Design BobTop, start of the top module:
module BobTop (
	clock,
	reset,
	rx,
	runway_override,
	emergency_override,
	tx,
	framing_error,
	runway_active,
	emergency,
	receiving,
	sending
);
Size in the first run: roughly 300 flip-flops, roughly 0.015 mm^2 of cells after synthesis.
Settings: LEC_CHECK=0, ABC_AREA=0, CAP_MARGIN=20, CELL_PAD_IN_SITES_DETAIL_PLACEMENT=0, CORE_MARGIN=6, CORE_UTILIZATION=50, GPL_ROUTABILITY_DRIVEN=1, MAX_ROUTING_LAYER=met5, MIN_ROUTING_LAYER=met1, PLACE_DENSITY=0.83, SETUP_SLACK_MARGIN=5.0, SLEW_MARGIN=0; clock period 29.1 ns.
run.sh (not shown) runs the stock make flow with config.mk's settings and CLKGATE_MAP_FILE=.
Then changed:
Settings changed: ABC_AREA 0 to default, CELL_PAD_IN_SITES_DETAIL_PLACEMENT 0 to default, CORE_MARGIN 6 to 2, CORE_UTILIZATION 50 to 72, CTS_CLUSTER_DIAMETER from default to 151, GPL_ROUTABILITY_DRIVEN 1 to default, MAX_ROUTING_LAYER met5 to default, MIN_ROUTING_LAYER met1 to default, PLACE_DENSITY 0.83 to default, SETUP_SLACK_MARGIN 5.0 to default, SLEW_MARGIN 0 to 20.
Clock period 29.1 ns to 11.8 ns, I/O delays scaled along.
Outcome: Worst hold slack improves by 0.0040 ns; area after synthesis is unchanged; routed wire length rose by 3.7%; worst setup slack is worse by 10 ns; sequential power climbs by 150%; flip-flop count does not change; global-route usage went up by 12 points; total power is higher to 2.5 times its value; count of clock-buffer cells in the layout decreases by 7; register-to-register slack is worse by 17 ns; die area came out lower by 36%.
Then changed:
Settings changed: CORE_UTILIZATION 72 to 45, CTS_CLUSTER_DIAMETER 151 to default, SETUP_SLACK_MARGIN from default to 4.72.
Clock period 11.8 ns to 17.7 ns, I/O delays scaled along.
Outcome: Final cell count went up by 10%. Setup slack improved by 3.6 ns. Synthesized cell count stays the same. Design area climbs by 2.0%. Sequential power fell by 34%. Via count came out lower by 2.7%. Global-route usage goes down by 11 points. Wire length is higher by 1.9%. Count of clock-buffer cells in the layout climbs by 12.
Then changed:
Settings changed: CORE_UTILIZATION 45 to 58, HOLD_SLACK_MARGIN from default to -0.08, SETUP_SLACK_MARGIN 4.72 to default, TNS_END_PERCENT from default to 5.
Clock period 17.7 ns to 24.2 ns, I/O delays scaled along.
The new run completed with no timing, DRC or antenna violations.
Area after synthesis does not change.
Routed wire length is lower by 3.7%.
Clock skew is higher by 0.013 ns.
Final area is lower by 1.2%.
Power is lower by 28%.

* * *

BobTop again, from the RTL that the note above started with.
Settings: LEC_CHECK=0, ABC_AREA=1, CAP_MARGIN=20, CORE_ASPECT_RATIO=0.78, CORE_MARGIN=7, CORE_UTILIZATION=45, PLACE_DENSITY=0.36, SLEW_MARGIN=20, TNS_END_PERCENT=5; clock period 40.0 ns.
==> next run, changes <==
--- a/flow/config.mk
+++ b/flow/config.mk
@@ -8 +7,0 @@
-export ABC_AREA = 1
@@ -10,4 +9,4 @@
-export CORE_ASPECT_RATIO = 0.78
-export CORE_MARGIN = 7
-export CORE_UTILIZATION = 45
-export PLACE_DENSITY = 0.36
+export CORE_MARGIN = 2
+export CORE_UTILIZATION = 65
+export CTS_CLUSTER_DIAMETER = 28
+export HOLD_SLACK_MARGIN = -0.08
==> flow/constraint.sdc (replaced) <==
create_clock -name core_clock -period 28.9 [get_ports {clock}]
set_input_delay 5.7800 -clock core_clock [delete_from_list [all_inputs] [get_ports {clock}]]
set_output_delay 5.7800 -clock core_clock [all_outputs]
set_load 0.01 [all_outputs]
Utilization came out higher by 28 points.
Cell area came out higher by about 5.6%.
Clock power came out higher to 2.7 times its value.
Combinational power came out higher to 2.7 times its value.
Hold slack stays flat.
Non-clock buffer count came out higher by 3.
Routed wire length came out lower by 14%.
Synthesized cell count came out lower by 22%.

* * *

run 1:
BobTop again, from the RTL that the note above started with.
// BobTop
module BobTop (
	clock,
	reset,
	rx,
	runway_override,
	emergency_override,
	tx,
	framing_error,
	runway_active,
	emergency,
	receiving,
	sending
);
clock: 19.5 ns
lec_check: 0
cap_margin: 30
cell_pad_in_sites_detail_placement: 2
core_aspect_ratio: 1.65
core_margin: 4
core_utilization: 28
cts_cluster_diameter: 338
gpl_timing_driven: 0
hold_slack_margin: 0.14
max_routing_layer: met4
place_density_lb_addon: 0.21
slew_margin: 25
tns_end_percent: 25
Input-level comparison between run 2 and run 1:
Settings: CAP_MARGIN now 20, was 30; CORE_UTILIZATION now 45, was 28; GPL_TIMING_DRIVEN no longer set, was 0; CELL_PAD_IN_SITES_DETAIL_PLACEMENT no longer set, was 2; PLACE_DENSITY_LB_ADDON no longer set, was 0.21; TNS_END_PERCENT no longer set, was 25; CORE_ASPECT_RATIO no longer set, was 1.65; HOLD_SLACK_MARGIN no longer set, was 0.14; CTS_CLUSTER_DIAMETER no longer set, was 338; SLEW_MARGIN now 20, was 25; CORE_MARGIN now 2, was 4; MAX_ROUTING_LAYER no longer set, was met4; the clock period (ns, I/O delays scaled along) now 17.7, was 19.5.
### Flow results
Final period utilization in run 2 vs run 1: up 2.6 points
Note that the post-detailed-route wirelength per cell recorded for run 1 amounts to 1.2 times the value seen in run 2.
On via count, run 2 does better than run 1.
Tally of filler cells in the layout ends up lower on run 2.
Of the two candidates, run 1 has the better post-layout total power and run 2 the worse one.
Cell area (run 2 vs. run 1) decreases by a few percent
Changes in run 3 relative to run 2:
Settings: changing the clock period (ns, I/O delays scaled along) from 17.7 to 19.1.
Notes after the runs:
For core utilization, run 2 and run 3 come out practically identical. Routed metal-1 wire length in run 3 is about 2% lower than in run 2. Relative to run 2, run 3 improves sum of net half-perimeters after detailed placement. Compared with run 2, run 3 shows a overall fraction of global-route tracks in use that is 0.27 points lower. Run 3: PASS, flow complete, no timing, DRC or antenna violations.
Here is what was changed in the inputs of run 4 compared with run 3.
Settings: the clock period (ns, I/O delays scaled along): 19.1 -> 40.0.
--- outcome ---
Re non-clock buffer count: no difference whatsoever between run 4 and run 3. Combinational power delta for run 4 relative to run 3: 53% lower. On run 4: final period utilization is 4.5 points lower than what run 3 gave. From run 3 to run 4, simple-gate area share of the yosys netlist did not move at all. In the metrics for run 4 and run 3, the one carrying the lower placed wire-length estimate after detailed placement is run 4. Run 4 and run 3 ended up with nearly the same total number of sequential cells. Compared with run 3, in run 4 first-iteration DRC count decreased by 6.8% relative to the old numbers, summed area of non-filler cells in the final layout closely matched the old numbers, slack of the critical path increased by 12.52 ns relative to the old numbers, global-route usage over all layers decreased by 0.19 points relative to the old numbers.

* * *

== rev 12 ==
Starting RTL as in the previous note.
clock: 9.82 ns
lec_check: 0
abc_area: 1
cap_margin: 20
core_margin: 2
core_utilization: 71
cts_cluster_size: 43
place_density_lb_addon: 0.14
setup_slack_margin: 2.8
slew_margin: 20
Relative to rev 12, the following input files were edited for rev 13:
Settings: CAP_MARGIN now 0, was 20; CORE_UTILIZATION now 72, was 71; CORE_ASPECT_RATIO now 0.91, previously not set; CTS_CLUSTER_SIZE now 14, was 43.
Findings:
- Between rev 13 and rev 12, utilization is lower for rev 12, rev 13 comes in above that.
- Cell count, rev 13 and rev 12: lower on rev 13
- Synthesis-to-finish area growth for rev 13 is higher than for rev 12.
- Rev 13 reports a higher delay of the slowest critical-path stage than rev 12 does.
- Sort rev 13 and rev 12 by tally of clock buffers in the finished layout desc -> top: rev 13

* * *

Setup of job 7098:
BobTop again, from the RTL that the note above started with.
==> flow/config.mk <==
export PLATFORM = sky130hd
export DESIGN_NAME = BobTop
export DESIGN_NICKNAME = BobTop
export VERILOG_FILES = /design/flow/design.v
export SDC_FILE = /design/flow/constraint.sdc
export NUM_CORES = 4
export LEC_CHECK = 0
export ABC_AREA = 1
export CAP_MARGIN = 0
export CELL_PAD_IN_SITES_DETAIL_PLACEMENT = 2
export CORE_MARGIN = 4
export CORE_UTILIZATION = 29
export CTS_CLUSTER_DIAMETER = 229
export PLACE_DENSITY_LB_ADDON = 0.1
export SETUP_SLACK_MARGIN = -1.52
export SLEW_MARGIN = 20
==> flow/constraint.sdc <==
create_clock -name core_clock -period 15.7 [get_ports {clock}]
set_input_delay 3.1400 -clock core_clock [delete_from_list [all_inputs] [get_ports {clock}]]
set_output_delay 3.1400 -clock core_clock [all_outputs]
set_load 0.01 [all_outputs]
Input-level comparison between job 2669 and job 7098:
# job 7098
export LEC_CHECK = 0
export ABC_AREA = 1
export CAP_MARGIN = 0
export CELL_PAD_IN_SITES_DETAIL_PLACEMENT = 2
export CORE_MARGIN = 4
export CORE_UTILIZATION = 29
export CTS_CLUSTER_DIAMETER = 229
export PLACE_DENSITY_LB_ADDON = 0.1
export SETUP_SLACK_MARGIN = -1.52
export SLEW_MARGIN = 20
create_clock -name core_clock -period 15.7 [get_ports {clock}]
# job 2669
export LEC_CHECK = 0
export ABC_AREA = 1
export CAP_MARGIN = 0
export CORE_MARGIN = 2
export CORE_UTILIZATION = 72
export CTS_CLUSTER_SIZE = 14
export PLACE_DENSITY_LB_ADDON = 0.15
export SETUP_SLACK_MARGIN = 2.67
export SLEW_MARGIN = 20
create_clock -name core_clock -period 9.82 [get_ports {clock}]
--- outcome ---
Between job 2669 and job 7098, the fraction of cell area in non-clock buffers figures differ only marginally.
Clock tree buffer depth: job 7098 vs job 2669 identical
Weighted congestion reported at the end of routability-driven placement on job 2669 is up relative to job 7098.
Diff job 7098 and job 2669: reported net switching power lower in job 7098
> inputs changed (job 2669 -> job 6263)
# job 2669
export LEC_CHECK = 0
export ABC_AREA = 1
export CAP_MARGIN = 0
export CORE_MARGIN = 2
export CORE_UTILIZATION = 72
export CTS_CLUSTER_SIZE = 14
export PLACE_DENSITY_LB_ADDON = 0.15
export SETUP_SLACK_MARGIN = 2.67
export SLEW_MARGIN = 20
create_clock -name core_clock -period 9.82 [get_ports {clock}]
# job 6263
export LEC_CHECK = 0
export ABC_AREA = 1
export CAP_MARGIN = 20
export CORE_MARGIN = 2
export CORE_UTILIZATION = 72
export CTS_CLUSTER_SIZE = 14
export PLACE_DENSITY_LB_ADDON = 0.14
export SETUP_SLACK_MARGIN = 2.8
export SLEW_MARGIN = 20
create_clock -name core_clock -period 9.82 [get_ports {clock}]
Results
Proportion of power drawn by the clock network for job 6263 is lower than for job 2669. Power after layout is lower on job 6263. Global-route usage across job 2669 and job 6263: no real change. Final area (job 6263 over job 2669): decrease, 0.31%. Re part of the total power dissipated in combinational logic: job 2669 was lower than job 6263. Job 6263 has non-clock buffer count above what job 2669 had. For job 2669 and job 6263, there was not a single run that failed to finish clean.
The following lists how job 9080 was set up differently from job 6263:
# job 6263
export LEC_CHECK = 0
export ABC_AREA = 1
export CAP_MARGIN = 20
export CORE_MARGIN = 2
export CORE_UTILIZATION = 72
export CTS_CLUSTER_SIZE = 14
export PLACE_DENSITY_LB_ADDON = 0.14
export SETUP_SLACK_MARGIN = 2.8
export SLEW_MARGIN = 20
create_clock -name core_clock -period 9.82 [get_ports {clock}]
# job 9080
export LEC_CHECK = 0
export ABC_AREA = 1
export CAP_MARGIN = 40
export CORE_MARGIN = 2
export CORE_UTILIZATION = 72
export CTS_CLUSTER_DIAMETER = 205
export CTS_CLUSTER_SIZE = 14
export PLACE_DENSITY_LB_ADDON = 0.14
export SETUP_SLACK_MARGIN = 2.8
export SLEW_MARGIN = 20
create_clock -name core_clock -period 9.82 [get_ports {clock}]
--- outcome ---
Synthesis-to-layout area growth, job 6263 and job 9080: lower on job 9080. Final cell area: job 9080 below job 6263. Compared job 6263 against job 9080; power in combinational cells within noise. Comparing fraction of area in registers for job 6263 and job 9080, the smaller number came from job 6263. Comparing job 9080 with job 6263, the delay of the slowest cell on the worst path came out essentially unchanged. Job 6263 → job 9080: relative contribution of combinational cells to total power went up 1.2 points; clock period minus final worst setup slack fell by 0.041 ns. Final core utilization ended up 1.1 points lower on job 9080 than on job 6263. Job 9080 finished end to end and its layout was clean on timing, DRC and antenna. In the flow results for job 6263 and job 9080, the global-route wire length before repair is smaller on job 9080. For setup clock skew after layout, job 9080 and job 6263 come out practically identical.
Power figures rest on the tool's default switching activity, not on a simulated workload.
